[flow/config.mk]
export PLATFORM = sky130hd
export DESIGN_NAME = cardinal_router
export DESIGN_NICKNAME = cardinal_router
export VERILOG_FILES = /design/flow/design.v
export SDC_FILE = /design/flow/constraint.sdc
export NUM_CORES = 4
export LEC_CHECK = 0
export CAP_MARGIN = 20
export CORE_MARGIN = 2
export CORE_UTILIZATION = 66
export CTS_CLUSTER_SIZE = 42
export PLACE_DENSITY = 0.66
export SLEW_MARGIN = 20
[flow/constraint.sdc]
create_clock -name core_clock -period 2.19 [get_ports {clk}]
set_input_delay 0.4380 -clock core_clock [delete_from_list [all_inputs] [get_ports {clk}]]
set_output_delay 0.4380 -clock core_clock [all_outputs]
set_load 0.01 [all_outputs]
[flow/design.v]
module bufferDepth1 #(
    parameter WIDTH = 64
) (
    input clk, reset,
    input wrEnable, rdEnable,
    input [WIDTH-1:0] dataIn,
    output [WIDTH-1:0] dataOut,
    output full, empty
);
    reg [WIDTH-1:0] memory;                      
    reg fullFlag;                                
    assign full = fullFlag;
    assign empty = ~fullFlag;
    assign dataOut = memory;                     
    always @(posedge clk) begin
        if (reset) begin
            memory <= 0;
            fullFlag <= 0;
        end
        else begin
            if (wrEnable & (!fullFlag)) begin
                memory <= dataIn;
                fullFlag <= 1;
            end
            if (rdEnable & fullFlag) begin
                fullFlag <= 0;
            end
        end
    end
endmodule
module rotating_prioritizer (
    input clk, reset,
    input polarity,
    input req0, req1,
    output grant0, grant1
);
    reg grantReg0, grantReg1;
    assign grant0 = grantReg0;
    assign grant1 = grantReg1;
    reg lastGrant0, lastGrant1;
    reg reqF0, reqF1;
    reg grantF0, grantF1;
    always @(*) begin
        if (reqF0) begin
            grantF0 = 1;
            grantF1 = 0;
        end
        else begin
            grantF0 = 0;
            grantF1 = reqF1;
        end
    end
    always @(*) begin
        if (polarity) begin
            if (lastGrant1) begin
                {reqF0, reqF1} = {req0, req1};
                {grantReg0, grantReg1} = {grantF0, grantF1};              
            end
            else begin
                {reqF0, reqF1} = {req1, req0};
                {grantReg0, grantReg1} = {grantF1, grantF0};
            end
        end
        else begin  
            if (lastGrant0) begin
                {reqF0, reqF1} = {req0, req1};
                {grantReg0, grantReg1} = {grantF0, grantF1};              
            end
            else begin
                {reqF0, reqF1} = {req1, req0};
                {grantReg0, grantReg1} = {grantF1, grantF0};
            end
        end
    end
    always @(posedge clk) begin
        if (reset) begin
            lastGrant0 <= 1;  
            lastGrant1 <= 1;
        end
        else begin
            if (polarity) begin
                if (~req0 || ~req1) begin  
                    lastGrant1 <= 1;
                end
                else begin
                    if (grantReg0) begin
                        lastGrant1 <= 0;
                    end
                    if (grantReg1) begin
                        lastGrant1 <= 1;
                    end
                end
            end
            else begin  
                if (~req0 || ~req1) begin  
                    lastGrant0 <= 1;
                end
                else begin
                    if (grantReg0) begin
                        lastGrant0 <= 0;
                    end
                    if (grantReg1) begin
                        lastGrant0 <= 1;
                    end
                end
            end
        end
    end
endmodule
module cardinal_router 
#(
    parameter PACKET_SIZE = 64
)
(
    input clk, reset,                     
    output polarity,
    input cwsi,                          
    output cwri,                         
    input [PACKET_SIZE - 1:0] cwdi,      
    input ccwsi,                         
    output ccwri,                        
    input [PACKET_SIZE - 1:0] ccwdi,     
    input pesi,                          
    output peri,                         
    input [PACKET_SIZE - 1:0] pedi,      
    output cwso,                         
    input cwro,                          
    output [PACKET_SIZE - 1:0] cwdo,     
    output ccwso,                        
    input ccwro,                         
    output [PACKET_SIZE - 1:0] ccwdo,    
    output peso,                         
    input pero,                          
    output [PACKET_SIZE - 1:0] pedo      
);
    wire fullCwi0, fullCwi1, fullCcwi0, fullCcwi1, fullPei0, fullPei1;
    wire emptyCwi0, emptyCwi1, emptyCcwi0, emptyCcwi1, emptyPei0, emptyPei1;
    reg rdEnableCwi0, rdEnableCwi1, rdEnableCcwi0, rdEnableCcwi1, rdEnablePei0, rdEnablePei1;
    reg wrEnableCwi0, wrEnableCwi1, wrEnableCcwi0, wrEnableCcwi1, wrEnablePei0, wrEnablePei1;
    wire [PACKET_SIZE - 1:0] dataCwi0, dataCwi1, dataCcwi0, dataCcwi1, dataPei0, dataPei1;
    bufferDepth1 bufCwi0
    (
        .clk(clk),
        .reset(reset),
        .full(fullCwi0),
        .empty(emptyCwi0),
        .rdEnable(rdEnableCwi0),
        .wrEnable(wrEnableCwi0),
        .dataIn(cwdi),
        .dataOut(dataCwi0)
    );
    bufferDepth1 bufCwi1
    (
        .clk(clk),
        .reset(reset),
        .full(fullCwi1),
        .empty(emptyCwi1),
        .rdEnable(rdEnableCwi1),
        .wrEnable(wrEnableCwi1),
        .dataIn(cwdi),
        .dataOut(dataCwi1)
    );
    bufferDepth1 bufCcwi0
    (
        .clk(clk),
        .reset(reset),
        .full(fullCcwi0),
        .empty(emptyCcwi0),
        .rdEnable(rdEnableCcwi0),
        .wrEnable(wrEnableCcwi0),
        .dataIn(ccwdi),
        .dataOut(dataCcwi0)
    );
    bufferDepth1 bufCcwi1
    (
        .clk(clk),
        .reset(reset),
        .full(fullCcwi1),
        .empty(emptyCcwi1),
        .rdEnable(rdEnableCcwi1),
        .wrEnable(wrEnableCcwi1),
        .dataIn(ccwdi),
        .dataOut(dataCcwi1)
    );
    bufferDepth1 bufPei0
    (
        .clk(clk),
        .reset(reset),
        .full(fullPei0),
        .empty(emptyPei0),
        .rdEnable(rdEnablePei0),
        .wrEnable(wrEnablePei0),
        .dataIn(pedi),
        .dataOut(dataPei0)
    );   
    bufferDepth1 bufPei1
    (
        .clk(clk),
        .reset(reset),
        .full(fullPei1),
        .empty(emptyPei1),
        .rdEnable(rdEnablePei1),
        .wrEnable(wrEnablePei1),
        .dataIn(pedi),
        .dataOut(dataPei1)
    ); 
    wire fullCwo0, fullCwo1, fullCcwo0, fullCcwo1, fullPeo0, fullPeo1;
    wire emptyCwo0, emptyCwo1, emptyCcwo0, emptyCcwo1, emptyPeo0, emptyPeo1;
    wire rdEnableCwo0, rdEnableCwo1, rdEnableCcwo0, rdEnableCcwo1, rdEnablePeo0, rdEnablePeo1;
    reg wrEnableCwo0, wrEnableCwo1, wrEnableCcwo0, wrEnableCcwo1, wrEnablePeo0, wrEnablePeo1;
    reg [PACKET_SIZE - 1:0] dataInCwo0, dataInCwo1, dataInCcwo0, dataInCcwo1, dataInPeo0, dataInPeo1;
    wire [PACKET_SIZE - 1:0] dataOutCwo0, dataOutCwo1, dataOutCcwo0, dataOutCcwo1, dataOutPeo0, dataOutPeo1;
    bufferDepth1 bufCwo0
    (
        .clk(clk),
        .reset(reset),
        .full(fullCwo0),
        .empty(emptyCwo0),
        .rdEnable(rdEnableCwo0),
        .wrEnable(wrEnableCwo0),
        .dataIn(dataInCwo0),
        .dataOut(dataOutCwo0)
    );
    bufferDepth1 bufCwo1
    (
        .clk(clk),
        .reset(reset),
        .full(fullCwo1),
        .empty(emptyCwo1),
        .rdEnable(rdEnableCwo1),
        .wrEnable(wrEnableCwo1),
        .dataIn(dataInCwo1),
        .dataOut(dataOutCwo1)
    );
    bufferDepth1 bufCcwo0
    (
        .clk(clk),
        .reset(reset),
        .full(fullCcwo0),
        .empty(emptyCcwo0),
        .rdEnable(rdEnableCcwo0),
        .wrEnable(wrEnableCcwo0),
        .dataIn(dataInCcwo0),
        .dataOut(dataOutCcwo0)
    );
    bufferDepth1 bufCcwo1
    (
        .clk(clk),
        .reset(reset),
        .full(fullCcwo1),
        .empty(emptyCcwo1),
        .rdEnable(rdEnableCcwo1),
        .wrEnable(wrEnableCcwo1),
        .dataIn(dataInCcwo1),
        .dataOut(dataOutCcwo1)
    );
    bufferDepth1 bufPeo0
    (
        .clk(clk),
        .reset(reset),
        .full(fullPeo0),
        .empty(emptyPeo0),
        .rdEnable(rdEnablePeo0),
        .wrEnable(wrEnablePeo0),
        .dataIn(dataInPeo0),
        .dataOut(dataOutPeo0)
    );   
    bufferDepth1 bufPeo1
    (
        .clk(clk),
        .reset(reset),
        .full(fullPeo1),
        .empty(emptyPeo1),
        .rdEnable(rdEnablePeo1),
        .wrEnable(wrEnablePeo1),
        .dataIn(dataInPeo1),
        .dataOut(dataOutPeo1)
    );  
    reg reqCwiCwo, reqCwiPeo;
    reg reqCcwiCcwo, reqCcwiPeo;
    reg reqPeiCwo, reqPeiCcwo;
    wire grantCwiCwo, grantCwiPeo; 
    wire grantCcwiCcwo, grantCcwiPeo;
    wire grantPeiCwo, grantPeiCcwo;
    rotating_prioritizer arbiterCwo
    (
        .clk(clk),
        .reset(reset),
        .polarity(polarity),
        .req0(reqCwiCwo),
        .req1(reqPeiCwo),
        .grant0(grantCwiCwo),
        .grant1(grantPeiCwo)
    );
    rotating_prioritizer arbiterCcwo
    (
        .clk(clk),
        .reset(reset),
        .polarity(polarity),
        .req0(reqCcwiCcwo),
        .req1(reqPeiCcwo),
        .grant0(grantCcwiCcwo),
        .grant1(grantPeiCcwo)
    );
    rotating_prioritizer arbiterPeo
    (
        .clk(clk),
        .reset(reset),
        .polarity(polarity),
        .req0(reqCwiPeo),
        .req1(reqCcwiPeo),
        .grant0(grantCwiPeo),
        .grant1(grantCcwiPeo)
    );
    reg cwriReg, ccwriReg, periReg;
    reg cwsoReg, ccwsoReg, pesoReg;
    reg polarityReg;
    assign cwri     = cwriReg;
    assign ccwri    = ccwriReg;
    assign peri     = periReg;
    assign cwso     = cwsoReg;
    assign ccwso    = ccwsoReg;
    assign peso     = pesoReg;
    assign cwdo = (polarityReg == 0)   ? dataOutCwo1   : dataOutCwo0;
    assign ccwdo = (polarityReg == 0)  ? dataOutCcwo1  : dataOutCcwo0;  
    assign pedo = (polarityReg == 0)   ? dataOutPeo1   : dataOutPeo0; 
    assign rdEnableCwo0     = (polarityReg == 1)   ? (cwsoReg & cwro)      : 0;
    assign rdEnableCwo1     = (polarityReg == 0)   ? (cwsoReg & cwro)      : 0;
    assign rdEnableCcwo0    = (polarityReg == 1)   ? (ccwsoReg & ccwro)    : 0;  
    assign rdEnableCcwo1    = (polarityReg == 0)   ? (ccwsoReg & ccwro)    : 0;  
    assign rdEnablePeo0     = (polarityReg == 1)   ? (pesoReg & pero)      : 0;
    assign rdEnablePeo1     = (polarityReg == 0)   ? (pesoReg & pero)      : 0;  
    assign polarity = polarityReg;
    always @(posedge clk) begin
        if (reset) begin
            polarityReg <= 0;
        end
        else begin
            polarityReg <= ~polarityReg;
        end
    end
    always @(*) begin
        if(polarityReg == 0) begin
            if(emptyCwi1) begin 
                cwriReg = 1;
            end
            else begin 
                cwriReg = 0;
            end
            if(emptyCcwi1) begin 
                ccwriReg = 1;
            end
            else begin 
                ccwriReg = 0;
            end
            if(emptyPei1) begin 
                periReg = 1; 
            end
            else begin 
                periReg = 0;
            end
        end
        else begin  
            if(emptyCwi0) begin 
                cwriReg = 1;
            end
            else begin 
                cwriReg = 0;
            end
            if(emptyCcwi0) begin 
                ccwriReg = 1;
            end
            else begin 
                ccwriReg = 0;
            end
            if(emptyPei0) begin 
                periReg = 1;
            end
            else begin 
                periReg = 0;
            end
        end
    end
    always @(*) begin
        if(polarityReg == 0) begin
            wrEnableCwi0 = 0;
            wrEnableCcwi0 = 0;
            wrEnablePei0 = 0;
            if(cwsi && cwriReg) begin 
                wrEnableCwi1 = 1;
            end
            else begin 
                wrEnableCwi1 = 0;
            end
            if(ccwsi && ccwriReg) begin
                wrEnableCcwi1 = 1;
            end
            else begin 
                wrEnableCcwi1 = 0; 
            end
            if(pesi && periReg) begin 
                wrEnablePei1 = 1;
            end
            else begin 
                wrEnablePei1 = 0;   
            end
        end
        else begin
            wrEnableCwi1 = 0;
            wrEnableCcwi1 = 0;
            wrEnablePei1 = 0;
            if(cwsi && cwriReg) begin 
                wrEnableCwi0 = 1;
            end
            else begin 
                wrEnableCwi0 = 0;
            end
            if(ccwsi && ccwriReg) begin 
                wrEnableCcwi0 = 1;
            end
            else begin 
                wrEnableCcwi0 = 0; 
            end
            if(pesi && periReg) begin 
                wrEnablePei0 = 1;
            end
            else begin 
                wrEnablePei0 = 0; 
            end
        end 
    end
    always @(*) begin
        reqCwiCwo = 0;
        reqCwiPeo = 0;
        reqCcwiCcwo = 0;
        reqCcwiPeo = 0;
        reqPeiCwo = 0;
        reqPeiCcwo = 0;
        if(polarityReg == 0) begin  
            if(fullCwi0 && (dataCwi0[48] == 1) && emptyCwo0) begin 
                reqCwiCwo = 1;
            end
            if(fullCwi0 && (dataCwi0[48] == 0) && emptyPeo0) begin 
                reqCwiPeo = 1;
            end
            if(fullCcwi0 && (dataCcwi0[48] == 1) && emptyCcwo0) begin 
                reqCcwiCcwo = 1;
            end
            if(fullCcwi0 && (dataCcwi0[48] == 0) && emptyPeo0) begin 
                reqCcwiPeo = 1;
            end
            if(fullPei0 && (dataPei0[62] == 0) && emptyCwo0) begin 
                reqPeiCwo = 1;
            end
            if(fullPei0 && (dataPei0[62] == 1) && emptyCcwo0) begin 
                reqPeiCcwo = 1;
            end
        end
        else begin  
            if(fullCwi1 && (dataCwi1[48] == 1) && emptyCwo1) begin 
                reqCwiCwo = 1;
            end
            if(fullCwi1 && (dataCwi1[48] == 0) && emptyPeo1) begin 
                reqCwiPeo = 1;
            end
            if(fullCcwi1 && (dataCcwi1[48] == 1) && emptyCcwo1) begin 
                reqCcwiCcwo = 1;
            end
            if(fullCcwi1 && (dataCcwi1[48] == 0) && emptyPeo1) begin 
                reqCcwiPeo = 1;
            end
            if(fullPei1 && (dataPei1[62] == 0) && emptyCwo1) begin 
                reqPeiCwo = 1;
            end
            if(fullPei1 && (dataPei1[62] == 1) && emptyCcwo1) begin 
                reqPeiCcwo = 1;
            end
        end
    end
    always @(*) begin
        rdEnableCwi0 = 0;
        rdEnableCwi1 = 0;
        rdEnableCcwi0 = 0;
        rdEnableCcwi1 = 0;
        rdEnablePei0 = 0;
        rdEnablePei1 = 0;
        wrEnableCwo0 = 0;
        wrEnableCwo1 = 0;
        wrEnableCcwo0 = 0;
        wrEnableCcwo1 = 0;
        wrEnablePeo0 = 0;
        wrEnablePeo1 = 0;
        dataInCwo0 = 64'bx;
        dataInCwo1 = 64'bx;
        dataInCcwo0 = 64'bx;
        dataInCcwo1 = 64'bx;
        dataInPeo0 = 64'bx;
        dataInPeo1 = 64'bx;
        if(polarityReg == 0)  
        begin
            if(grantCwiCwo) begin                            
                rdEnableCwi0 = 1;
                wrEnableCwo0 = 1;
                dataInCwo0 = dataCwi0;                       
                dataInCwo0[55-:8] = dataCwi0[55-:8] >> 1;    
            end
            if(grantCwiPeo) begin
                rdEnableCwi0 = 1;
                wrEnablePeo0 = 1;
                dataInPeo0 = dataCwi0;
                dataInPeo0[55-:8] = dataCwi0[55-:8] >> 1;
            end
            if(grantCcwiCcwo) begin
                rdEnableCcwi0 = 1;
                wrEnableCcwo0 = 1;
                dataInCcwo0 = dataCcwi0;
                dataInCcwo0[55-:8] = dataCcwi0[55-:8] >> 1;
            end
            if(grantCcwiPeo) begin
                rdEnableCcwi0 = 1;
                wrEnablePeo0 = 1;
                dataInPeo0 = dataCcwi0;
                dataInPeo0[55-:8] = dataCcwi0[55-:8] >> 1;
            end
            if(grantPeiCwo) begin
                rdEnablePei0 = 1;
                wrEnableCwo0 = 1;
                dataInCwo0 = dataPei0;
                dataInCwo0[55-:8] = dataPei0[55-:8] >> 1;
            end
            if(grantPeiCcwo) begin
                rdEnablePei0 = 1;
                wrEnableCcwo0 = 1;
                dataInCcwo0 = dataPei0;
                dataInCcwo0[55-:8] = dataPei0[55-:8] >> 1;
            end
        end
        else  
        begin
            if(grantCwiCwo) begin
                rdEnableCwi1 = 1;
                wrEnableCwo1 = 1;
                dataInCwo1 = dataCwi1;
                dataInCwo1[55-:8] = dataCwi1[55-:8] >> 1;
            end
            if(grantCwiPeo) begin
                rdEnableCwi1 = 1;
                wrEnablePeo1 = 1;
                dataInPeo1 = dataCwi1;
                dataInPeo1[55-:8] = dataCwi1[55-:8] >> 1;
            end
            if(grantCcwiCcwo) begin
                rdEnableCcwi1 = 1;
                wrEnableCcwo1 = 1;
                dataInCcwo1 = dataCcwi1;
                dataInCcwo1[55-:8] = dataCcwi1[55-:8] >> 1;
            end
            if(grantCcwiPeo) begin
                rdEnableCcwi1 = 1;
                wrEnablePeo1 = 1;
                dataInPeo1 = dataCcwi1;
                dataInPeo1[55-:8] = dataCcwi1[55-:8] >> 1;
            end
            if(grantPeiCwo) begin
                rdEnablePei1 = 1;
                wrEnableCwo1 = 1;
                dataInCwo1 = dataPei1;
                dataInCwo1[55-:8] = dataPei1[55-:8] >> 1;
            end
            if(grantPeiCcwo) begin
                rdEnablePei1 = 1;
                wrEnableCcwo1 = 1;
                dataInCcwo1 = dataPei1;
                dataInCcwo1[55-:8] = dataPei1[55-:8] >> 1;
            end
        end
    end
    always @(*) begin
        cwsoReg     = (polarityReg == 0) ? (fullCwo1 & cwro)   : (fullCwo0 & cwro);
        ccwsoReg    = (polarityReg == 0) ? (fullCcwo1 & ccwro) : (fullCcwo0 & ccwro);  
        pesoReg     = (polarityReg == 0) ? (fullPeo1 & pero)   : (fullPeo0 & pero);    
    end 
endmodule 
[flow/run.sh]
#!/bin/bash
# the make line also repeats each setting of config.mk as NAME=value (left out here)
make -C /OpenROAD-flow-scripts/flow DESIGN_CONFIG=/design/flow/config.mk WORK_HOME=/design/flow/orfs CLKGATE_MAP_FILE= finish
==> out/qor.yml, run 1 <==
area_leaders: "dfxtp_1, mux2i_1, nand2_1"
common_cells: "nand2_1, dfxtp_1, a21oi_1"
cts_tree: "built"
fin_ws_ns: -0.7114
root_buffer: "clkbuf_16"
maxSlewViolCount: 0
insertion_delay_ns: 0.65
critPathTopFamily: "AND-OR/OR-AND gates"
ys.flops: 779
cp_num_buf_inv: 5
p_int_mw: 26.36
top_cell: "nand2_1"
min_period_ns: 2.901
drcViolationCount: 0
grt_max_degree: 191
min_path_type: "in2reg"
reg2reg_depth: 11
aoi_share_pct: 16.46
r2r-start: "polarityReg"
worstSetupEndpointType: "flip-flop"
grt_overflow: 0
firstDrtPassIters: 14
switchingPower_mw: 10.50
fmax_mhz: 344.7
worstSetupPathType: "reg2reg"
grt.total_usage_pct: 46.80
logic_family: "multiplexers"
hold_ws_ns: 0.2590
powerDensity_nw_per_um2: 813.4
tns_ns: -257.35
die_x_um: 226.3
clock_sinks: 779
cpPeakStageDelay_ns: 0.46
fin_crit_sh_pct: 132.5
power_mw: 36.86
syn_inst: 3655
hold_viol: 0
first_global_vias: 32142
irDropWorstVdd_uv: 764.3
dp.cells: 4541
fa_ha_area_share_pct: 0
r2r-end: "bufPeo1.memory[26]"
via_per_inst: 7.279
ys_sh_xor_pct: 0
status: "complete, but fails checks"
rsz0062_at_grt: "true"
synth_area_per_cell_um2: 8.925
dp_hpwl_um: 66440
nNetsFinal: 4324
worstMarginPinSlew_ns: 1.161
yosys.area.top_type_share_pct: 47.80
r2r_slack_ns: -0.71
setup_violations: 648
drv_cap: 0
maxPowerGroup: "sequential cells"
cp.depth: 11
ff_type: "dfxtp_1"
power_frac_clock_pct: 40.0
drt_iter0_drc: 6259
cts_htree_levels: 3
rows: 81
p_leak_nw: 16.68
worstPathArrival_ns: 3.49
syn-cell-area_um2: 32620
tool_warnings: 41
routed_wl_um: 155200
edf_count: 0
die_y_um: 226.3
switching_share_pct: 28.48
place_area_um2: 38050
gp_routability_congestion: 0.8961
async_reset_ff_share_pct: 0
io_pins: 399
coreArea_um2: 48850
ys_types: 55
antenna_found_initial: 19
p_clk_mw: 14.7
start_kind: "flip-flop"
area_delta_synth_final_pct: 38.91
cp.required_ns: 2.78
layout.cells.non_filler: 4858
crit_chain: "buf_6, buf_12, and4bb_4, o31a_1, a2111oi_4, buf_4, o21ai_2, a31oi_4, buf_8, clkbuf_16, a221o_2"
p_seq_mw: 15.5
simple_gate_share_pct: 14.97
cp_max_fo: 8
yosysWarnings: 3
postSynthSeqShare_pct: 47.80
fp_util_pct: 66.78
p_comb_mw: 6.60
clockBufferDepth: 3
clkSlewWorstSetupHoldPaths_ns: 0.07
ant_nets: 0
ys_sh_mux_pct: 16.48
holdPathStages: 3
pwr-share-seq_pct: 42.1
ys_cells: 3655
grt_pass1_wl_um: 183100
yosys_area_um2: 32620
cpMaxStageDelayCell: "a2111oi_4"
setup.worst_path.start: "polarityReg"
violatedChecks: "negative setup slack"
yosysTopAreaCell: "dfxtp_1"
combPwrFrac_pct: 17.9
cts_hold_buf: 0
endpoint: "bufPeo1.memory[26]"
min_to: "arbiterCcwo.lastGrant0"
hp-start: "reset"
final_area_um2: 45310
dieArea_um2: 51220
post_drt_wl_per_cell_um: 31.94
cts_made_buffers: 77
io_buffers: 394
vias: 35363
skew_ns: 0.02576
relSlewSlack_pct: 22.59
-- what timing repair did --
action,CTS,global route
setup endpoints to repair,578,587
cloned,24,51
gates resized,715,310
pin swaps,5,116
setup buffers,59,38
-- cell type report --
cell class                      instances  area [um^2]
Fill cell                            1701         3535
Clock inverter                         28        436.7
Tap cell                              664        830.8
Antenna cell                           13        32.53
Inverter                                8        30.03
Timing Repair Buffer                  701         8838
Sequential cell                       779        15600
Clock buffer                          108         2298
Multi-Input combinational cell       2557        17250
-- per-stage QoR --
| step | setup slack [ns] | util (%) |
|---|---|---|
| after floorplan | -0.09308 | - |
| after global placement | -0.2266 | 77.89 |
| after detailed placement | -0.2906 | 77.89 |
| after CTS | -0.4357 | 86.87 |
| after global routing | -0.6949 | 92.73 |
| final | -0.7114 | 92.76 |
-- metal layers --
layer | wire length (um) | share of wire (%) | vias to the layer above | global-route usage (%)
li1 | - | - | 13673 | -
met1 | 46890 | 30 | 16126 | 54.86
met2 | 63000 | 41 | 3817 | 73.86
met3 | 26540 | 17 | 1723 | 12.53
met4 | 18390 | 12 | 24 | 34.63
met5 | 347 | 0.22 | - | 0
==> inputs of run 2 (changes only) <==
CORE_UTILIZATION = 68   (was 66)
CTS_CLUSTER_SIZE = 37   (was 42)
MAX_ROUTING_LAYER = met4   (was unset)
PLACE_DENSITY = unset   (was 0.66)
SETUP_SLACK_MARGIN = 0.61   (was unset)
clock period = 2.36 ns   (was 2.19 ns; I/O delays follow)
==> out/qor.yml, run 2 <==
dp.cells: 4470
io_pins: 399
yosys_area_um2: 32620
dieArea_um2: 49740
aoi_share_pct: 16.46
edf_count: 0
root_buffer: "clkbuf_16"
fa_ha_area_share_pct: 0
gp_routability_congestion: 0.9009
synth_area_per_cell_um2: 8.925
syn_inst: 3655
area_leaders: "dfxtp_1, mux2i_1, nand2_1"
async_reset_ff_share_pct: 0
rows: 80
place_area_um2: 38890
die_x_um: 223.0
postSynthSeqShare_pct: 47.80
lastStage: "global routing (5_1_grt)"
clockBufferDepth: 3
status: "aborted with a tool error"
top_cell: "nand2_1"
dp_slack_ns: -0.1562
die_y_um: 223.0
cts_htree_levels: 3
yosysWarnings: 3
ff_type: "dfxtp_1"
logic_family: "multiplexers"
ys_types: 55
dp_hpwl_um: 65850
common_cells: "nand2_1, dfxtp_1, a21oi_1"
yosysTopAreaCell: "dfxtp_1"
cts_made_buffers: 77
cts_hold_buf: 0
simple_gate_share_pct: 14.97
io_buffers: 394
ys_sh_mux_pct: 16.48
clock_sinks: 779
yosys.area.top_type_share_pct: 47.80
syn-cell-area_um2: 32620
ys_cells: 3655
fp_util_pct: 68.61
coreArea_um2: 47550
ys_sh_xor_pct: 0
ys.flops: 779
==> run 2: metrics by stage <==
stage	setup TNS (ns)	total power, mW
floorplan	0	17.10
global placement	-6.547	18.78
detailed placement	-11.52	18.94
CTS	-85.26	32.22
==> run 2: timing repair <==
| action | CTS |
|---|---|
| gates resized | 484 |
| buffers inserted | 75 |
| cloned | 49 |
| setup endpoints to repair | 920 |
| pin swaps | 32 |
==> inputs of run 3 (changes only) <==
CORE_ASPECT_RATIO = 0.54   (was unset)
CORE_UTILIZATION = 65   (was 68)
CTS_CLUSTER_SIZE = 56   (was 37)
MAX_ROUTING_LAYER = unset   (was met4)
PLACE_DENSITY_LB_ADDON = 0.01   (was unset)
SETUP_SLACK_MARGIN = 0.63   (was 0.61)
clock period = 2.19 ns   (was 2.36 ns; I/O delays follow)
==> out/qor.yml, run 3 <==
status: "complete, but fails checks"
violatedChecks: "negative setup slack"
antenna_found_initial: 23
cpMaxStageDelayCell: "a211oi_2"
rsz0062_at_grt: "true"
top_cell: "nand2_1"
grt_overflow: 0
cts_made_buffers: 69
grt_pass1_wl_um: 182900
dp_hpwl_um: 74360
layout.cells.non_filler: 4950
setup_violations: 684
edf_count: 0
clockBufferDepth: 3
dieArea_um2: 52080
yosys_area_um2: 32620
hold_viol: 0
coreArea_um2: 49700
firstDrtPassIters: 12
vias: 36185
die_y_um: 168.6
async_reset_ff_share_pct: 0
pwr-share-seq_pct: 43.8
clkSlewWorstSetupHoldPaths_ns: 0.07
maxPowerGroup: "sequential cells"
p_clk_mw: 13.5
ys_cells: 3655
dp.cells: 4599
min_to: "bufPeo0.memory[54]"
common_cells: "nand2_1, dfxtp_1, a21oi_1"
relSlewSlack_pct: 17.37
logic_area_um2: 17580
routed_wl_um: 158600
p_leak_nw: 17.35
simple_gate_share_pct: 14.97
io_buffers: 394
fa_ha_area_share_pct: 0
syn-cell-area_um2: 32620
critPathTopFamily: "buffers and inverters"
ys_sh_xor_pct: 0
aoi_share_pct: 16.46
r2r-end: "bufCcwo0.memory[48]"
fmax_mhz: 331.1
worstSetupPathType: "reg2reg"
cts_htree_levels: 3
r2r-start: "polarityReg"
combPwrFrac_pct: 18.3
tool_warnings: 42
irDropWorstVdd_uv: 763.8
cp.depth: 13
crit_chain: "buf_12, buf_6, buf_16, buf_12, buf_6, buf_4, o32ai_4, nor2_2, nor3_2, buf_6, buf_12, nor2_1, a211oi_2"
cp.required_ns: 2.67
start_kind: "flip-flop"
powerDensity_nw_per_um2: 773.5
die_x_um: 308.9
gp_routability_congestion: 0.9327
fp_util_pct: 65.64
worstSetupEndpointType: "flip-flop"
holdPathStages: 2
first_global_vias: 31042
via_per_inst: 7.310
p_seq_mw: 15.6
ff_type: "dfxtp_1"
drv_cap: 0
grt_max_degree: 248
yosysWarnings: 3
min_period_ns: 3.020
area_leaders: "dfxtp_1, mux2i_1, nand2_1"
logic_family: "multiplexers"
ys_sh_mux_pct: 16.48
root_buffer: "clkbuf_16"
grt.total_usage_pct: 45.82
worstMarginPinSlew_ns: 1.239
worstPathArrival_ns: 3.50
fillCellCount: 1659
maxSlewViolCount: 0
hp-start: "reset"
ys.flops: 779
cts_tree: "built"
insertion_delay_ns: 0.64
r2r_slack_ns: -0.83
regArea_um2: 15610
switching_share_pct: 28.94
endpoint: "bufCcwo0.memory[48]"
cp_num_buf_inv: 8
cts_hold_buf: 0
skew_ns: 0.03701
cp_max_fo: 9
drcViolationCount: 0
min_path_type: "in2reg"
yosysTopAreaCell: "dfxtp_1"
p_int_mw: 25.31
p_comb_mw: 6.52
synth_area_per_cell_um2: 8.925
postSynthSeqShare_pct: 47.80
post_drt_wl_per_cell_um: 32.04
drt_iter0_drc: 7882
final_util_pct: 92.65
cpPeakStageDelay_ns: 0.42
ys_types: 55
ant_nets: 0
fin_crit_sh_pct: 137.9
reg2reg_depth: 13
io_pins: 399
yosys.area.top_type_share_pct: 47.80
setup.worst_path.start: "polarityReg"
switchingPower_mw: 10.31
power_frac_clock_pct: 37.9
nNetsFinal: 4402
area_delta_synth_final_pct: 41.14
fin_ws_ns: -0.8299
clock_sinks: 779
syn_inst: 3655
power_mw: 35.61
tns_ns: -277.38
rows: 60
run 3: what timing repair did:
action | CTS | global route
resized | 684 | 433
pin swaps | 0 | 65
buffers inserted | 72 | 94
setup endpoints to repair | 971 | 974
cloned | 20 | 28
run 3: cell type report:
type / count / share of cell area (%)
Clock buffer: 99 / 4.568
Clock inverter: 20 / 0.6250
Sequential cell: 779 / 33.90
Tap cell: 682 / 1.853
Multi-Input combinational cell: 2557 / 38.19
Inverter: 8 / 0.06522
Antenna cell: 18 / 0.09783
Timing Repair Buffer: 787 / 20.71
run 3: metrics by stage:
step                      cell area, um^2  hold WS (ns)  setup WS [ns]
after floorplan                     34440        0.4441       -0.09276
after global placement              39560        0.4516        -0.2426
after detailed placement            39560        0.4554        -0.3069
after CTS                           43410        0.1018        -0.4951
after global routing                46030       0.09525        -0.9494
final                               46040        0.1127        -0.8299
run 3: routing by layer:
layer	track usage, %	share of wire (%)	vias up
li1	-	-	13796
met4	25.07	11	10
met2	69.64	39	4192
met3	11.56	18	1667
met1	60.10	32	16520
met5	0	0.066	-
==> inputs of run 4 (changes only) <==
ABC_AREA = 1   (was unset)
CELL_PAD_IN_SITES_DETAIL_PLACEMENT = 2   (was unset)
CELL_PAD_IN_SITES_GLOBAL_PLACEMENT = 2   (was unset)
CORE_ASPECT_RATIO = 1.39   (was 0.54)
CORE_MARGIN = 6   (was 2)
CORE_UTILIZATION = 52   (was 65)
CTS_CLUSTER_DIAMETER = 50   (was unset)
CTS_CLUSTER_SIZE = 66   (was 56)
HOLD_SLACK_MARGIN = 0.15   (was unset)
MIN_ROUTING_LAYER = met2   (was unset)
PLACE_DENSITY_LB_ADDON = 0.25   (was 0.01)
SETUP_SLACK_MARGIN = 0.08   (was 0.63)
SLEW_MARGIN = 25   (was 20)
TNS_END_PERCENT = 20   (was unset)
clock period = 6.22 ns   (was 2.19 ns; I/O delays follow)
==> out/qor.yml, run 4 <==
fa_ha_area_share_pct: 0
rows: 113
async_reset_ff_share_pct: 0
syn_inst: 5708
simple_gate_share_pct: 30.47
dieArea_um2: 75710
yosys.area.top_type_share_pct: 43.36
yosys_area_um2: 35970
logic_family: "simple AND/OR/NAND/NOR gates"
yosysWarnings: 3
fp_util_pct: 52.67
top_cell: "nand2_1"
ff_type: "dfxtp_1"
common_cells: "nand2_1, nor2_1, dfxtp_1"
die_y_um: 322.1
ys_types: 27
aoi_share_pct: 14.74
synth_area_per_cell_um2: 6.301
yosysTopAreaCell: "dfxtp_1"
area_leaders: "dfxtp_1, nand2_1, nor2_1"
syn-cell-area_um2: 35970
ys_sh_mux_pct: 0
ys.flops: 779
coreArea_um2: 68290
postSynthSeqShare_pct: 43.36
lastStage: "global placement without I/O (3_1_place_gp_skip_io)"
ys_cells: 5708
ys_sh_xor_pct: 0
status: "aborted with a tool error"
die_x_um: 235.1
error: "[ERROR FLW-0024] Place density exceeds 1.0 (current PLACE_DENSITY_LB_ADDON =  0.25). Please check if the value of  PLACE_DENSITY_LB_ADDON is between 0 and 0.99."
edf_count: 0
==> inputs of run 5 (changes only) <==
ABC_AREA = unset   (was 1)
CORE_ASPECT_RATIO = unset   (was 1.39)
CORE_MARGIN = 2   (was 6)
CORE_UTILIZATION = 40   (was 52)
CTS_CLUSTER_DIAMETER = unset   (was 50)
CTS_CLUSTER_SIZE = unset   (was 66)
GPL_TIMING_DRIVEN = 1   (was unset)
HOLD_SLACK_MARGIN = 0.07   (was 0.15)
MIN_ROUTING_LAYER = unset   (was met2)
PLACE_DENSITY_LB_ADDON = 0.01   (was 0.25)
SETUP_SLACK_MARGIN = unset   (was 0.08)
SLEW_MARGIN = 0   (was 25)
TNS_END_PERCENT = 25   (was 20)
clock period = 4.0 ns   (was 6.22 ns; I/O delays follow)
==> out/qor.yml, run 5 <==
status: "timing/DRC/antenna clean"
irDropWorstVdd_uv: 349.0
area_delta_synth_final_pct: 23.99
hold_ws_ns: 0.4714
async_reset_ff_share_pct: 0
clkSlewWorstSetupHoldPaths_ns: 0.06
cpPeakStageDelay_ns: 0.72
grt_pass1_wl_um: 204900
first_global_vias: 32747
syn-cell-area_um2: 32620
area_leaders: "dfxtp_1, mux2i_1, nand2_1"
final_area_um2: 40450
cts_tree: "built"
ys_cells: 3655
powerDensity_nw_per_um2: 475.2
fmax_mhz: 268.1
aoi_share_pct: 16.46
ys_sh_xor_pct: 0
post_drt_wl_per_cell_um: 27.26
vias: 28999
common_cells: "nand2_1, dfxtp_1, a21oi_1"
tns_ns: 0
cpMaxStageDelayCell: "dfxtp_4"
antenna_found_initial: 20
pwr-share-seq_pct: 44.0
routed_wl_um: 137300
dp_slack_ns: 0.8674
edf_count: 0
clock_sinks: 779
p_seq_mw: 8.45
start_kind: "flip-flop"
fin_crit_sh_pct: 93.24
cts_setup_buffers: 0
fp_util_pct: 40.44
p_clk_mw: 8.26
drt_iter0_drc: 1521
die_x_um: 289.6
yosys_area_um2: 32620
r2r-start: "polarityReg"
crit_chain: "buf_4, mux2_2, clkdlybuf4s50_1"
min_to: "bufCcwi0.memory[18]"
min_path_type: "reg2reg"
cts_resized: 0
rsz0062_at_grt: "false"
grt_max_degree: 209
skew_ns: 0.01740
dp.cells: 4860
holdPathStages: 2
grt_overflow: 0
cts_hold_buf: 0
r2r_slack_ns: 0.79
fillCellCount: 8505
root_buffer: "clkbuf_16"
top_cell: "nand2_1"
yosysWarnings: 3
synth_area_per_cell_um2: 8.925
reg2reg_depth: 8
yosys.area.top_type_share_pct: 47.80
worstSetupEndpointType: "output port"
ys_sh_mux_pct: 16.48
maxSlewViolCount: 0
p_leak_nw: 13.96
place_area_um2: 37500
final_util_pct: 50.14
r2r-end: "bufPeo1.memory[49]"
critPathTopFamily: "buffers and inverters"
drv_cap: 0
fin_ws_ns: 0.2703
gp_routability_congestion: 0.8129
simple_gate_share_pct: 14.97
ys_types: 55
via_per_inst: 5.759
nNetsFinal: 4091
postSynthSeqShare_pct: 47.80
yosysTopAreaCell: "dfxtp_1"
ys.flops: 779
drcViolationCount: 0
cp_max_fo: 38
logic_area_um2: 15760
dp_hpwl_um: 81220
layout.cells.non_filler: 5035
io_pins: 399
cp_num_buf_inv: 2
setup_violations: 0
min_period_ns: 3.730
p_int_mw: 13.99
hp-start: "bufCcwi0.memory[18]"
maxPowerGroup: "sequential cells"
io_buffers: 394
hold_viol: 0
dieArea_um2: 83860
fa_ha_area_share_pct: 0
insertion_delay_ns: 0.64
cp.depth: 3
switchingPower_mw: 5.229
setup.worst_path.start: "polarityReg"
die_y_um: 289.6
logic_family: "multiplexers"
regArea_um2: 15600
power_frac_clock_pct: 43.0
tool_warnings: 33
switching_share_pct: 27.20
ff_type: "dfxtp_1"
cts_made_buffers: 89
coreArea_um2: 80680
firstDrtPassIters: 5
worstMarginPinSlew_ns: 1.221
worstPathArrival_ns: 2.93
rows: 104
cts_htree_levels: 3
cp.required_ns: 3.20
grt.total_usage_pct: 32.28
clockBufferDepth: 3
relSlewSlack_pct: 18.59
endpoint: "cwdo[62]"
p_comb_mw: 2.51
syn_inst: 3655
power_mw: 19.22
worstSetupPathType: "reg2out"
ant_nets: 0
combPwrFrac_pct: 13.1
==> run 5: routing by layer <==
metal / routed length (um) / GRT usage, % / part of all wire, %
met1: 56840 / 38.43 / 41
met2: 69800 / 57.86 / 51
met3: 6269 / 5.102 / 4.6
met4: 4305 / 12.94 / 3.1
met5: 36 / 0 / 0.026
==> run 5: final cells by class <==
class                           count  area share, %
Multi-Input combinational cell   2557          38.95
Sequential cell                   779          38.56
Timing Repair Buffer              456          11.84
Clock buffer                      128          6.391
Tap cell                         1060          3.279
Clock inverter                     29         0.7857
Antenna cell                       18         0.1114
Inverter                            8        0.07424
==> inputs of run 6 (changes only) <==
CELL_PAD_IN_SITES_DETAIL_PLACEMENT = 1   (was 2)
CTS_CLUSTER_SIZE = 81   (was unset)
GPL_ROUTABILITY_DRIVEN = 0   (was unset)
PLACE_DENSITY_LB_ADDON = 0.2   (was 0.01)
SETUP_SLACK_MARGIN = 1.03   (was unset)
SLEW_MARGIN = 30   (was 0)
TNS_END_PERCENT = 50   (was 25)
==> out/qor.yml, run 6 <==
hold_viol: 0
root_buffer: "clkbuf_16"
worstSetupPathType: "reg2out"
fillCellCount: 9137
clock_sinks: 779
drv_cap: 0
edf_count: 0
min_to: "bufCcwi1.memory[18]"
grt_overflow: 0
clkSlewWorstSetupHoldPaths_ns: 0.06
switchingPower_mw: 5.144
first_global_vias: 30171
combPwrFrac_pct: 13.1
antenna_found_initial: 29
final_util_pct: 50.81
dieArea_um2: 83860
syn-cell-area_um2: 32620
vias: 28326
min_path_type: "reg2reg"
syn_inst: 3655
cpMaxStageDelayCell: "clkdlybuf4s50_1"
skew_ns: 0.02177
ys_types: 55
fin_crit_sh_pct: 78.49
cp.required_ns: 3.20
cts_tree: "built"
status: "timing/DRC/antenna clean"
r2r_slack_ns: 1.00
io_pins: 399
cp.depth: 4
power_mw: 19.34
relSlewSlack_pct: 36.41
powerDensity_nw_per_um2: 471.8
clockBufferDepth: 3
rsz0062_at_grt: "true"
die_x_um: 289.6
r2r-start: "polarityReg"
tool_warnings: 40
post_drt_wl_per_cell_um: 25.16
ys_sh_xor_pct: 0
layout.cells.non_filler: 5061
grt_max_degree: 220
setup_violations: 0
regArea_um2: 15600
final_area_um2: 40990
rows: 104
p_clk_mw: 8.38
hp-start: "bufCcwi1.memory[18]"
yosys_area_um2: 32620
worstMarginPinSlew_ns: 0.9515
firstDrtPassIters: 5
start_kind: "flip-flop"
die_y_um: 289.6
area_delta_synth_final_pct: 25.66
logic_area_um2: 15810
holdPathStages: 2
p_comb_mw: 2.53
worstPathArrival_ns: 2.34
cpPeakStageDelay_ns: 0.48
grt_pass1_wl_um: 187200
place_area_um2: 37430
nNetsFinal: 4110
endpoint: "pedo[46]"
ant_nets: 0
cts_made_buffers: 85
synth_area_per_cell_um2: 8.925
power_frac_clock_pct: 43.3
insertion_delay_ns: 0.63
fp_util_pct: 40.44
cp_num_buf_inv: 3
aoi_share_pct: 16.46
cts_htree_levels: 3
setup.worst_path.start: "polarityReg"
cts_hold_buf: 0
p_int_mw: 14.20
postSynthSeqShare_pct: 47.80
reg2reg_depth: 9
ys_sh_mux_pct: 16.48
cp_max_fo: 20
dp_hpwl_um: 75110
min_period_ns: 3.140
via_per_inst: 5.597
maxSlewViolCount: 0
worstSetupEndpointType: "output port"
yosysWarnings: 3
fmax_mhz: 318.5
yosys.area.top_type_share_pct: 47.80
ys.flops: 779
top_cell: "nand2_1"
dp.cells: 4860
drcViolationCount: 0
io_buffers: 394
fa_ha_area_share_pct: 0
yosysTopAreaCell: "dfxtp_1"
p_leak_nw: 14.58
coreArea_um2: 80680
grt.total_usage_pct: 29.58
pwr-share-seq_pct: 43.6
common_cells: "nand2_1, dfxtp_1, a21oi_1"
r2r-end: "bufPeo1.memory[51]"
routed_wl_um: 127300
maxPowerGroup: "sequential cells"
drt_iter0_drc: 1556
irDropWorstVdd_uv: 319.4
crit_chain: "buf_12, bufbuf_16, mux2_2, clkdlybuf4s50_1"
p_seq_mw: 8.43
logic_family: "multiplexers"
ys_cells: 3655
switching_share_pct: 26.60
simple_gate_share_pct: 14.97
critPathTopFamily: "buffers and inverters"
ff_type: "dfxtp_1"
async_reset_ff_share_pct: 0
area_leaders: "dfxtp_1, mux2i_1, nand2_1"
tns_ns: 0
## run 6: timing repair
action | CTS | global route
gates resized | 76 | 33
gates cloned | 5 | 2
pin swaps | 1 | 2
setup endpoints to repair | 274 | 420
buffers inserted | 7 | 7
## run 6: metrics by stage
| stage | hold WS [ns] | worst slack, ns |
|---|---|---|
| after global routing | 0.4847 | 0.7950 |
| after floorplan | 0.4441 | 1.027 |
| final | 0.4723 | 0.8602 |
| after global placement | 0.4536 | 0.9824 |
| after CTS | 0.4696 | 0.8257 |
| after detailed placement | 0.4615 | 0.9286 |
## run 6: cell type report
cell class | instances | share of cell area [%]
Antenna cell | 20 | 0.1221
Clock inverter | 28 | 0.8821
Timing Repair Buffer | 478 | 12.71
Tap cell | 1060 | 3.235
Inverter | 8 | 0.07325
Sequential cell | 779 | 38.05
Multi-Input combinational cell | 2558 | 38.56
Clock buffer | 130 | 6.364
## run 6: routing by layer
layer | global-route usage (%) | up-vias | wire, um
li1 | - | 13225 | -
met1 | 36.97 | 14225 | 54840
met2 | 52.12 | 673 | 63360
met3 | 3.799 | 193 | 5684
met4 | 10.72 | 10 | 3397
met5 | 0 | - | 67
==> inputs of run 7 (changes only) <==
ABC_AREA = 1   (was unset)
CAP_MARGIN = 0   (was 20)
CELL_PAD_IN_SITES_DETAIL_PLACEMENT = unset   (was 1)
CELL_PAD_IN_SITES_GLOBAL_PLACEMENT = unset   (was 2)
CORE_UTILIZATION = 70   (was 40)
CTS_CLUSTER_DIAMETER = 378   (was unset)
CTS_CLUSTER_SIZE = 50   (was 81)
GPL_ROUTABILITY_DRIVEN = unset   (was 0)
GPL_TIMING_DRIVEN = unset   (was 1)
HOLD_SLACK_MARGIN = 0.29   (was 0.07)
PLACE_DENSITY_LB_ADDON = unset   (was 0.2)
SETUP_SLACK_MARGIN = unset   (was 1.03)
SLEW_MARGIN = 20   (was 30)
TNS_END_PERCENT = unset   (was 50)
clock period = 1.83 ns   (was 4.0 ns; I/O delays follow)
==> out/qor.yml, run 7 <==
ff_type: "dfxtp_1"
cts_htree_levels: 1
dieArea_um2: 53210
synth_area_per_cell_um2: 6.301
fa_ha_area_share_pct: 0
status: "aborted with a tool error"
common_cells: "nand2_1, nor2_1, dfxtp_1"
rows: 83
simple_gate_share_pct: 30.47
gp_routability_congestion: 0.9025
yosysTopAreaCell: "dfxtp_1"
edf_count: 0
area_leaders: "dfxtp_1, nand2_1, nor2_1"
postSynthSeqShare_pct: 43.36
cts_made_buffers: 19
error: "[ERROR GRT-0232] Routing congestion too high. Check the congestion heatmap in the GUI."
ys_types: 27
die_y_um: 230.7
place_area_um2: 42820
die_x_um: 230.7
logic_family: "simple AND/OR/NAND/NOR gates"
dp_slack_ns: -0.4416
async_reset_ff_share_pct: 0
lastStage: "global routing (5_1_grt)"
top_cell: "nand2_1"
ys.flops: 779
ys_sh_mux_pct: 0
clock_sinks: 779
ys_cells: 5708
ys_sh_xor_pct: 0
yosys.area.top_type_share_pct: 43.36
io_buffers: 394
dp_hpwl_um: 76090
fp_util_pct: 70.40
root_buffer: "clkbuf_16"
cts_hold_buf: 0
yosysWarnings: 3
coreArea_um2: 51090
grt_overflow: 376
io_pins: 399
grt.total_usage_pct: 91.70
syn_inst: 5708
syn-cell-area_um2: 35970
yosys_area_um2: 35970
clockBufferDepth: 3
aoi_share_pct: 14.74
run 7: repair_timing:
action | 4_1_cts
pin swaps | 107
resized | 1133
cloned | 49
setup buffers | 113
setup endpoints to repair | 851
hold endpoints to repair | 0
run 7: through the flow:
stage	std cells	power [mW]
after CTS	6838	37.48
after floorplan	5710	25.19
after global placement	6658	29.06
after detailed placement	6658	29.38
run 7: layer usage:
metal,GRT overflow,global-route usage [%]
met1,40,90.89
met2,150,99.58
met3,43,85.26
met4,135,91.94
met5,8,70.96
==> inputs of run 8 (changes only) <==
ABC_AREA = unset   (was 1)
CAP_MARGIN = 20   (was 0)
CORE_UTILIZATION = 62   (was 70)
CTS_CLUSTER_DIAMETER = 390   (was 378)
CTS_CLUSTER_SIZE = unset   (was 50)
HOLD_SLACK_MARGIN = unset   (was 0.29)
PLACE_DENSITY = 0.37   (was unset)
clock period = 3.81 ns   (was 1.83 ns; I/O delays follow)
==> out/qor.yml, run 8 <==
power_frac_clock_pct: 40.8
highest_layer: "met5"
endpoint: "ccwso"
combPwrFrac_pct: 12.9
grt_max_degree: 177
start_kind: "flip-flop"
pwr-share-seq_pct: 46.2
clockBufferDepth: 3
switchingPower_mw: 4.959
fmax_mhz: 280.0
min_period_ns: 3.571
irDropWorstVdd_uv: 378.3
r2r-end: "bufPeo1.memory[52]"
yosys.area.top_type_share_pct: 47.80
ys_types: 55
powerDensity_nw_per_um2: 481.1
area_leaders: "dfxtp_1, mux2i_1, nand2_1"
first_global_vias: 27798
clkSlewWorstSetupHoldPaths_ns: 0.06
synth_area_per_cell_um2: 8.925
worstMarginPinSlew_ns: 1.074
cpMaxStageDelayCell: "dfxtp_4"
ys_sh_mux_pct: 16.48
min_to: "bufCcwi1.memory[57]"
insertion_delay_ns: 0.63
syn-cell-area_um2: 32620
yosys_area_um2: 32620
setup.worst_path.start: "polarityReg"
r2r_slack_ns: 0.88
antenna_found_initial: 16
postSynthSeqShare_pct: 47.80
cp.required_ns: 3.05
cts_htree_levels: 3
wl_met1_um: 41180
ff_type: "dfxtp_1"
p_clk_mw: 7.81
drv_cap: 0
ys_cells: 3655
cp_max_fo: 40
ys.flops: 779
cp.depth: 4
fp_util_pct: 62.33
status: "timing/DRC/antenna clean"
vias: 28291
logic_family: "multiplexers"
dieArea_um2: 54470
wl_met2_um: 49320
yosysWarnings: 3
ys_sh_xor_pct: 0
coreArea_um2: 52340
p_int_mw: 14.15
final_util_pct: 75.91
place_area_um2: 37100
routed_wl_um: 104800
cts_made_buffers: 79
via_per_inst: 6.091
relSlewSlack_pct: 28.40
min_path_type: "reg2reg"
io_buffers: 394
reg2reg_depth: 7
cts_tree: "built"
fin_ws_ns: 0.2386
fa_ha_area_share_pct: 0
cts_resized: 0
rows: 84
ant_nets: 0
wl_met3_um: 9600
skew_ns: 0.01799
maxSlewViolCount: 0
holdPathStages: 2
firstDrtPassIters: 6
p_leak_nw: 13.82
hold_ws_ns: 0.4655
nNetsFinal: 4085
gp_routability_congestion: 0.8574
r2r-start: "polarityReg"
post_drt_wl_per_cell_um: 22.57
switching_share_pct: 25.94
dp_slack_ns: 0.8856
tool_warnings: 41
aoi_share_pct: 16.46
common_cells: "nand2_1, dfxtp_1, a21oi_1"
setup_violations: 0
edf_count: 0
async_reset_ff_share_pct: 0
worstSetupPathType: "reg2out"
drcViolationCount: 0
syn_inst: 3655
p_comb_mw: 2.47
area_delta_synth_final_pct: 21.79
cp_num_buf_inv: 2
drt_iter0_drc: 2167
crit_chain: "buf_4, mux2i_1, nor2b_1, clkdlybuf4s50_1"
p_seq_mw: 8.84
final_area_um2: 39730
grt.total_usage_pct: 37.54
root_buffer: "clkbuf_16"
tns_ns: 0
rsz0062_at_grt: "false"
die_x_um: 233.4
die_y_um: 233.4
io_pins: 399
cpPeakStageDelay_ns: 0.67
grt_overflow: 0
top_cell: "nand2_1"
critPathTopFamily: "buffers and inverters"
yosysTopAreaCell: "dfxtp_1"
hold_viol: 0
maxPowerGroup: "sequential cells"
dp_hpwl_um: 61630
fin_crit_sh_pct: 93.74
cts_hold_buf: 0
clock_sinks: 779
worstPathArrival_ns: 2.81
cts_setup_buffers: 0
hp-start: "bufCcwi1.memory[57]"
simple_gate_share_pct: 14.97
grt_pass1_wl_um: 157500
worstSetupEndpointType: "output port"
run 8: cell type report:
| cell class | count | area (um^2) |
|---|---|---|
| sequential | 779 | 15600 |
| tap | 688 | 860.8 |
| antenna | 13 | 32.53 |
| inverter | 8 | 30.03 |
| fill | 3834 | 12610 |
| timing repair buffer | 460 | 4861 |
| clock inverter | 20 | 216.5 |
| multi-input combinational | 2557 | 15760 |
| clock buffer | 120 | 2376 |
run 8: routing by layer:
layer | global-route usage, % | vias up
met3 | 7.996 | 315
met5 | 0 | -
met4 | 18.20 | 10
li1 | - | 13176
met2 | 61.67 | 1263
met1 | 46.92 | 13527
run 8: through the flow:
| step | total power [mW] | instances |
|---|---|---|
| CTS | 19.12 | 4632 |
| global placement | 11.36 | 4492 |
| detailed placement | 11.43 | 4492 |
| global route | 19.68 | 4643 |
| finish | 19.11 | 4645 |
| floorplan | 10.34 | 3657 |
==> inputs of run 9 (changes only) <==
CELL_PAD_IN_SITES_DETAIL_PLACEMENT = 0   (was unset)
CORE_ASPECT_RATIO = 1.63   (was unset)
CORE_UTILIZATION = 17   (was 62)
CTS_CLUSTER_DIAMETER = 304   (was 390)
MAX_ROUTING_LAYER = met5   (was unset)
MIN_ROUTING_LAYER = met2   (was unset)
PLACE_DENSITY = unset   (was 0.37)
PLACE_DENSITY_LB_ADDON = 0.18   (was unset)
SLEW_MARGIN = 0   (was 20)
TNS_END_PERCENT = 30   (was unset)
clock period = 4.52 ns   (was 3.81 ns; I/O delays follow)
==> out/qor.yml, run 9 <==
status: "timing/DRC/antenna clean"
ff_type: "dfxtp_1"
ys.flops: 779
area_leaders: "dfxtp_1, mux2i_1, nand2_1"
met2_usage_pct: 27.99
powerDensity_nw_per_um2: 413.8
busiest_layer: "met3"
maxPowerGroup: "the clock network"
r2r_slack_ns: 0.96
yosys.area.top_type_share_pct: 47.80
relSlewSlack_pct: 26.40
worstSetupPathType: "reg2out"
ys_cells: 3655
simple_gate_share_pct: 14.97
cp.depth: 4
post_drt_wl_per_cell_um: 24.37
worstSetupEndpointType: "output port"
dieArea_um2: 195500
switching_share_pct: 29.00
hp-start: "bufCcwi1.memory[59]"
setup_violations: 0
postSynthSeqShare_pct: 47.80
die_x_um: 347.1
rsz0062_at_grt: "false"
hold_ws_ns: 0.4634
reg2reg_depth: 8
cpPeakStageDelay_ns: 0.97
setup.worst_path.start: "polarityReg"
crit_chain: "buf_12, mux2i_1, nor2_1, clkdlybuf4s50_1"
first_global_vias: 41365
pwr-share-seq_pct: 42.5
cts_made_buffers: 88
cts_htree_levels: 3
grt_pass1_wl_um: 217800
edf_count: 0
cp_num_buf_inv: 2
fillCellCount: 20957
irDropWorstVdd_uv: 262.6
cp_max_fo: 51
ant_nets: 0
skew_ns: 0.03759
r2r-start: "polarityReg"
yosysWarnings: 3
via_per_inst: 5.851
holdPathStages: 2
clockBufferDepth: 3
final_area_um2: 42450
rows: 205
cp.required_ns: 3.62
min_period_ns: 4.187
cts_tree: "built"
use_met1_pct: 0
cts_resized: 0
gp_routability_congestion: 0.7338
p_comb_mw: 2.35
cts_hold_buf: 0
antenna_found_initial: 0
r2r-end: "bufCcwo1.memory[57]"
grt_overflow: 0
io_pins: 399
syn-cell-area_um2: 32620
nNetsFinal: 4095
min_path_type: "reg2reg"
yosysTopAreaCell: "dfxtp_1"
clkSlewWorstSetupHoldPaths_ns: 0.06
yosys_area_um2: 32620
routed_wl_um: 158100
fin_crit_sh_pct: 92.62
syn_inst: 3655
tns_ns: 0
ys_types: 55
async_reset_ff_share_pct: 0
combPwrFrac_pct: 13.4
cpMaxStageDelayCell: "dfxtp_4"
vias: 37953
p_clk_mw: 7.75
tool_warnings: 36
maxSlewViolCount: 0
use_met3_pct: 33.20
switchingPower_mw: 5.093
power_frac_clock_pct: 44.1
clock_sinks: 779
top_cell: "nand2_1"
ys_sh_xor_pct: 0
place_area_um2: 39380
area_delta_synth_final_pct: 30.11
firstDrtPassIters: 5
io_buffers: 394
drcViolationCount: 0
p_leak_nw: 14.01
start_kind: "flip-flop"
worstPathArrival_ns: 3.28
critPathTopFamily: "buffers and inverters"
hold_viol: 0
logic_family: "multiplexers"
drt_iter0_drc: 4912
aoi_share_pct: 16.46
fa_ha_area_share_pct: 0
root_buffer: "clkbuf_16"
dp_hpwl_um: 95130
endpoint: "peso"
p_int_mw: 12.47
cts_setup_buffers: 0
synth_area_per_cell_um2: 8.925
fmax_mhz: 238.9
min_to: "bufCcwi1.memory[59]"
insertion_delay_ns: 0.71
die_y_um: 563.3
grt.total_usage_pct: 23.77
fp_util_pct: 17.07
grt_max_degree: 167
final_util_pct: 22.21
coreArea_um2: 191100
worstMarginPinSlew_ns: 1.104
p_seq_mw: 7.46
common_cells: "nand2_1, dfxtp_1, a21oi_1"
drv_cap: 0
ys_sh_mux_pct: 16.48
run 9: routing by layer:
layer | vias up | share of wire, %
li1 | 13079 | -
met1 | 13080 | 0
met2 | 11157 | 51
met3 | 629 | 45
met4 | 8 | 4.4
met5 | - | 0.20
run 9: final cells by class:
class                           count  area [um^2]  share of cell area, %
Clock inverter                     22        257.7                 0.6072
Multi-Input combinational cell   2557        15760                  37.12
Inverter                            8        30.03                0.07075
Sequential cell                   779        15600                  36.75
Clock buffer                      133         2698                  6.355
Tap cell                         2484         3108                  7.322
Timing Repair Buffer              461         4890                  11.52
Antenna cell                       43        107.6                 0.2535
run 9: through the flow:
stage | instances | total power [mW] | worst slack (ns)
2_1_floorplan | 3657 | 8.719 | 1.443
3_3_place_gp | 6289 | 9.919 | 0.9233
3_5_place_dp | 6289 | 9.931 | 0.8994
4_1_cts | 6444 | 17.62 | 0.2407
5_1_grt | 6444 | 18.20 | 0.03146
6_report | 6487 | 17.56 | 0.3334
==> inputs of run 10 (changes only) <==
CAP_MARGIN = 10   (was 20)
CELL_PAD_IN_SITES_DETAIL_PLACEMENT = unset   (was 0)
CORE_ASPECT_RATIO = 0.8   (was 1.63)
CORE_UTILIZATION = 42   (was 17)
CTS_CLUSTER_DIAMETER = unset   (was 304)
GPL_ROUTABILITY_DRIVEN = 1   (was unset)
MIN_ROUTING_LAYER = unset   (was met2)
PLACE_DENSITY_LB_ADDON = 0.07   (was 0.18)
SLEW_MARGIN = 40   (was 0)
TNS_END_PERCENT = unset   (was 30)
clock period = 2.77 ns   (was 4.52 ns; I/O delays follow)
==> out/qor.yml, run 10 <==
cp.depth: 10
worstSetupPathType: "reg2reg"
vias: 27564
routed_wl_um: 118500
wl_met3_um: 7472
edf_count: 0
ys_types: 55
drv_cap: 0
gp_routability_congestion: 0.8199
dieArea_um2: 79930
drt_iter0_drc: 2382
r2r-end: "bufPeo1.memory[50]"
grt_max_degree: 123
ys_sh_mux_pct: 16.48
min_period_ns: 2.821
final_area_um2: 41390
simple_gate_share_pct: 14.97
nNetsFinal: 4177
fmax_mhz: 354.5
switching_share_pct: 26.90
holdPathStages: 2
firstDrtPassIters: 6
io_buffers: 394
ys.flops: 779
start_kind: "flip-flop"
ff_type: "dfxtp_1"
p_int_mw: 19.37
rows: 91
worstMarginPinSlew_ns: 0.7763
cpMaxStageDelayCell: "a2111oi_4"
crit_chain: "buf_6, and4bb_2, nand3_1, a2111oi_4, buf_4, o21ai_1, a31oi_4, buf_4, buf_6, a221o_1"
cp_num_buf_inv: 4
relSlewSlack_pct: 48.25
hp-start: "reset"
min_to: "bufCcwi0.memory[14]"
yosys.area.top_type_share_pct: 47.80
insertion_delay_ns: 0.64
antenna_found_initial: 7
power_frac_clock_pct: 39.8
p_comb_mw: 3.81
area_leaders: "dfxtp_1, mux2i_1, nand2_1"
cts_htree_levels: 3
coreArea_um2: 76970
hold_viol: 0
via_per_inst: 5.449
irDropWorstVdd_uv: 415.0
ys_sh_xor_pct: 0
tns_ns: -1.831
power_mw: 26.49
hold_ws_ns: 0.2628
clock_sinks: 779
p_clk_mw: 10.5
critPathTopFamily: "AND-OR/OR-AND gates"
dp_slack_ns: 0.06261
powerDensity_nw_per_um2: 640.1
clockBufferDepth: 3
endpoint: "bufPeo1.memory[50]"
maxSlewViolCount: 0
yosysWarnings: 3
setup_violations: 70
cts_tree: "built"
ant_nets: 0
cpPeakStageDelay_ns: 0.54
first_global_vias: 26107
top_cell: "nand2_1"
p_seq_mw: 12.1
wl_met1_um: 55420
pwr-share-seq_pct: 45.9
common_cells: "nand2_1, dfxtp_1, a21oi_1"
violatedChecks: "negative setup slack"
maxPowerGroup: "sequential cells"
syn_inst: 3655
yosys_area_um2: 32620
postSynthSeqShare_pct: 47.80
tool_warnings: 33
rsz0062_at_grt: "true"
p_leak_nw: 15.22
yosysTopAreaCell: "dfxtp_1"
clkSlewWorstSetupHoldPaths_ns: 0.07
aoi_share_pct: 16.46
dp_hpwl_um: 69830
r2r-start: "polarityReg"
combPwrFrac_pct: 14.4
grt_pass1_wl_um: 170100
cts_hold_buf: 0
setup.worst_path.start: "polarityReg"
skew_ns: 0.01656
cp_max_fo: 16
min_path_type: "in2reg"
fin_ws_ns: -0.05090
drcViolationCount: 0
fa_ha_area_share_pct: 0
cp.required_ns: 3.34
reg2reg_depth: 10
cts_made_buffers: 80
io_pins: 399
ys_cells: 3655
worstPathArrival_ns: 3.39
r2r_slack_ns: -0.05
fillCellCount: 7263
worstSetupEndpointType: "flip-flop"
highest_layer: "met5"
switchingPower_mw: 7.127
place_area_um2: 38090
root_buffer: "clkbuf_16"
fin_crit_sh_pct: 101.8
area_delta_synth_final_pct: 26.87
status: "complete, but fails checks"
logic_family: "multiplexers"
grt_overflow: 0
grt.total_usage_pct: 28.38
synth_area_per_cell_um2: 8.925
wl_met2_um: 53110
fp_util_pct: 42.38
async_reset_ff_share_pct: 0
post_drt_wl_per_cell_um: 23.43
die_y_um: 253.3
syn-cell-area_um2: 32620
die_x_um: 315.6
run 10: cell type report:
class                      instances  area, um^2  area share (%)
clock buffer                     124        2308           5.577
antenna                            3       7.507         0.01814
tap                             1023        1280           3.093
clock inverter                    14       145.1          0.3507
sequential                       779       15600           37.69
timing repair buffer             551        6146           14.85
multi-input combinational       2557       15870           38.35
inverter                           8       30.03         0.07255
run 10: stage by stage:
step           cells  utilization [%]
3_5_place_dp    4866            49.48
6_report        5059            53.77
3_3_place_gp    4866            49.47
5_1_grt         5059            53.77
4_1_cts         5032            53.20
2_1_floorplan   3657                -
run 10: per-layer routing:
metal  global-route usage (%)  up-vias
met5                        0        -
met3                    3.890      142
met1                    40.72    13151
met4                    7.664        6
met2                    44.51      901
li1                         -    13364
run 10: repair_timing:
item / in CTS / in global routing
pin swaps: 0 / 4
buffers inserted: 18 / 16
resized: 246 / 83
setup endpoints to repair: 195 / 234
cloned: 10 / 9
==> inputs of run 11 (changes only) <==
CAP_MARGIN = 20   (was 10)
CELL_PAD_IN_SITES_DETAIL_PLACEMENT = 1   (was unset)
CELL_PAD_IN_SITES_GLOBAL_PLACEMENT = 2   (was unset)
CORE_ASPECT_RATIO = unset   (was 0.8)
CORE_UTILIZATION = 40   (was 42)
CTS_CLUSTER_SIZE = 81   (was unset)
GPL_ROUTABILITY_DRIVEN = unset   (was 1)
GPL_TIMING_DRIVEN = 0   (was unset)
HOLD_SLACK_MARGIN = 0.07   (was unset)
MAX_ROUTING_LAYER = unset   (was met5)
PLACE_DENSITY_LB_ADDON = 0.01   (was 0.07)
SETUP_SLACK_MARGIN = 1.03   (was unset)
SLEW_MARGIN = 30   (was 40)
TNS_END_PERCENT = 25   (was unset)
clock period = 4.0 ns   (was 2.77 ns; I/O delays follow)
==> out/qor.yml, run 11 <==
status: "timing/DRC/antenna clean"
rows: 104
hold_viol: 0
routed_wl_um: 145800
r2r-start: "bufPei1.fullFlag"
regArea_um2: 15600
root_buffer: "clkbuf_16"
dieArea_um2: 83860
die_y_um: 289.6
ys_types: 55
simple_gate_share_pct: 14.97
holdPathStages: 2
cp_max_fo: 6
endpoint: "peri"
crit_top_cell: "buf_8"
fa_ha_area_share_pct: 0
switching_share_pct: 27.81
p_leak_nw: 15.67
p_clk_mw: 8.20
cpMaxStageDelayCell: "dfxtp_4"
switchingPower_mw: 5.404
ys.flops: 779
cts_tree: "built"
area_leaders: "dfxtp_1, mux2i_1, nand2_1"
drcViolationCount: 0
drt_iter0_drc: 1957
fin_ws_ns: 0.6855
grt_max_degree: 14
maxPowerGroup: "sequential cells"
fin_crit_sh_pct: 82.86
post_drt_wl_per_cell_um: 27.41
fmax_mhz: 301.7
firstDrtPassIters: 5
rsz0062_at_grt: "true"
aoi_share_pct: 16.46
cpPeakStageDelay_ns: 0.36
power_frac_clock_pct: 42.2
edf_count: 0
min_to: "bufCcwi1.memory[24]"
vias: 30017
irDropWorstVdd_uv: 305.2
maxSlewViolCount: 0
p_comb_mw: 2.80
via_per_inst: 5.643
powerDensity_nw_per_um2: 461.0
clkSlewWorstSetupHoldPaths_ns: 0.06
p_int_mw: 14.03
cts_made_buffers: 86
yosysWarnings: 3
insertion_delay_ns: 0.65
yosysTopAreaCell: "dfxtp_1"
clock_sinks: 779
worstSetupPathType: "reg2out"
layout.cells.non_filler: 5319
io_pins: 399
antenna_found_initial: 4
postSynthSeqShare_pct: 47.80
dp.cells: 5115
common_cells: "nand2_1, dfxtp_1, a21oi_1"
fp_util_pct: 40.44
skew_ns: 0.02619
cp.depth: 10
ys_sh_mux_pct: 16.48
setup_violations: 0
syn-cell-area_um2: 32620
clockBufferDepth: 3
place_area_um2: 38040
nNetsFinal: 4392
r2r-end: "bufCwo1.memory[62]"
async_reset_ff_share_pct: 0
worstSetupEndpointType: "output port"
drv_cap: 0
combPwrFrac_pct: 14.4
logic_area_um2: 15960
ys_sh_xor_pct: 0
top_cell: "nand2_1"
min_path_type: "reg2reg"
crit_chain: "buf_8, buf_8, clkbuf_16, buf_8, buf_16, buf_6, buf_12, buf_12, mux2i_4, buf_2"
pwr-share-seq_pct: 43.4
coreArea_um2: 80680
grt_pass1_wl_um: 206900
first_global_vias: 30563
worstPathArrival_ns: 2.51
p_seq_mw: 8.44
grt_overflow: 0
tool_warnings: 30
relSlewSlack_pct: 28.41
logic_family: "multiplexers"
area_delta_synth_final_pct: 29.21
start_kind: "flip-flop"
reg2reg_depth: 7
worstMarginPinSlew_ns: 1.074
ys_cells: 3655
io_buffers: 394
synth_area_per_cell_um2: 8.925
ant_nets: 0
dp_slack_ns: -0.8768
final_area_um2: 42150
cp_num_buf_inv: 9
cp.required_ns: 3.20
setup.worst_path.start: "polarityReg"
syn_inst: 3655
min_period_ns: 3.314
ff_type: "dfxtp_1"
yosys.area.top_type_share_pct: 47.80
fillCellCount: 9265
dp_hpwl_um: 105100
die_x_um: 289.6
grt.total_usage_pct: 33.87
r2r_slack_ns: 0.97
cts_htree_levels: 3
critPathTopFamily: "buffers and inverters"
gp_routability_congestion: 0.8808
yosys_area_um2: 32620
hp-start: "bufCcwi1.memory[24]"
run 11: cell type report:
| type | instances | share of cell area, % |
|---|---|---|
| Antenna cell | 1 | 0.005937 |
| Buffer | 313 | 4.390 |
| Clock buffer | 132 | 6.240 |
| Clock inverter | 22 | 0.5432 |
| Inverter | 8 | 0.07124 |
| Multi-Input combinational cell | 2557 | 37.87 |
| Sequential cell | 779 | 37.01 |
| Tap cell | 1060 | 3.147 |
| Timing Repair Buffer | 447 | 10.72 |
run 11: timing repair:
item,CTS,global route
buffers inserted,32,7
cloned,7,3
setup endpoints to repair,737,475
gates resized,595,99
hold buffers,0,0
pin swaps,1,3
run 11: through the flow:
step           hold slack, ns  setup TNS, ns  utilization (%)  power (mW)
6_report               0.4669              0            52.25       19.43
5_1_grt                0.4843              0            52.24       19.98
4_1_cts                0.4653              0            51.90       19.38
3_5_place_dp           0.4567         -88.04            47.15       11.18
3_3_place_gp           0.4518        -175.94            46.98       11.11
2_1_floorplan          0.4441              0                -       9.853
run 11: layer usage:
| layer | GRT usage [%] | wire (um) | share of wire [%] | vias to the layer above |
|---|---|---|---|---|
| met2 | 57.67 | 70050 | 48 | 1011 |
| met4 | 13.21 | 5842 | 4.0 | 6 |
| met5 | 0 | 39 | 0.027 | - |
| met1 | 41.89 | 60720 | 42 | 14944 |
| met3 | 7.127 | 9149 | 6.3 | 284 |
| li1 | - | - | - | 13772 |
Power and IR drop assume default switching activity.
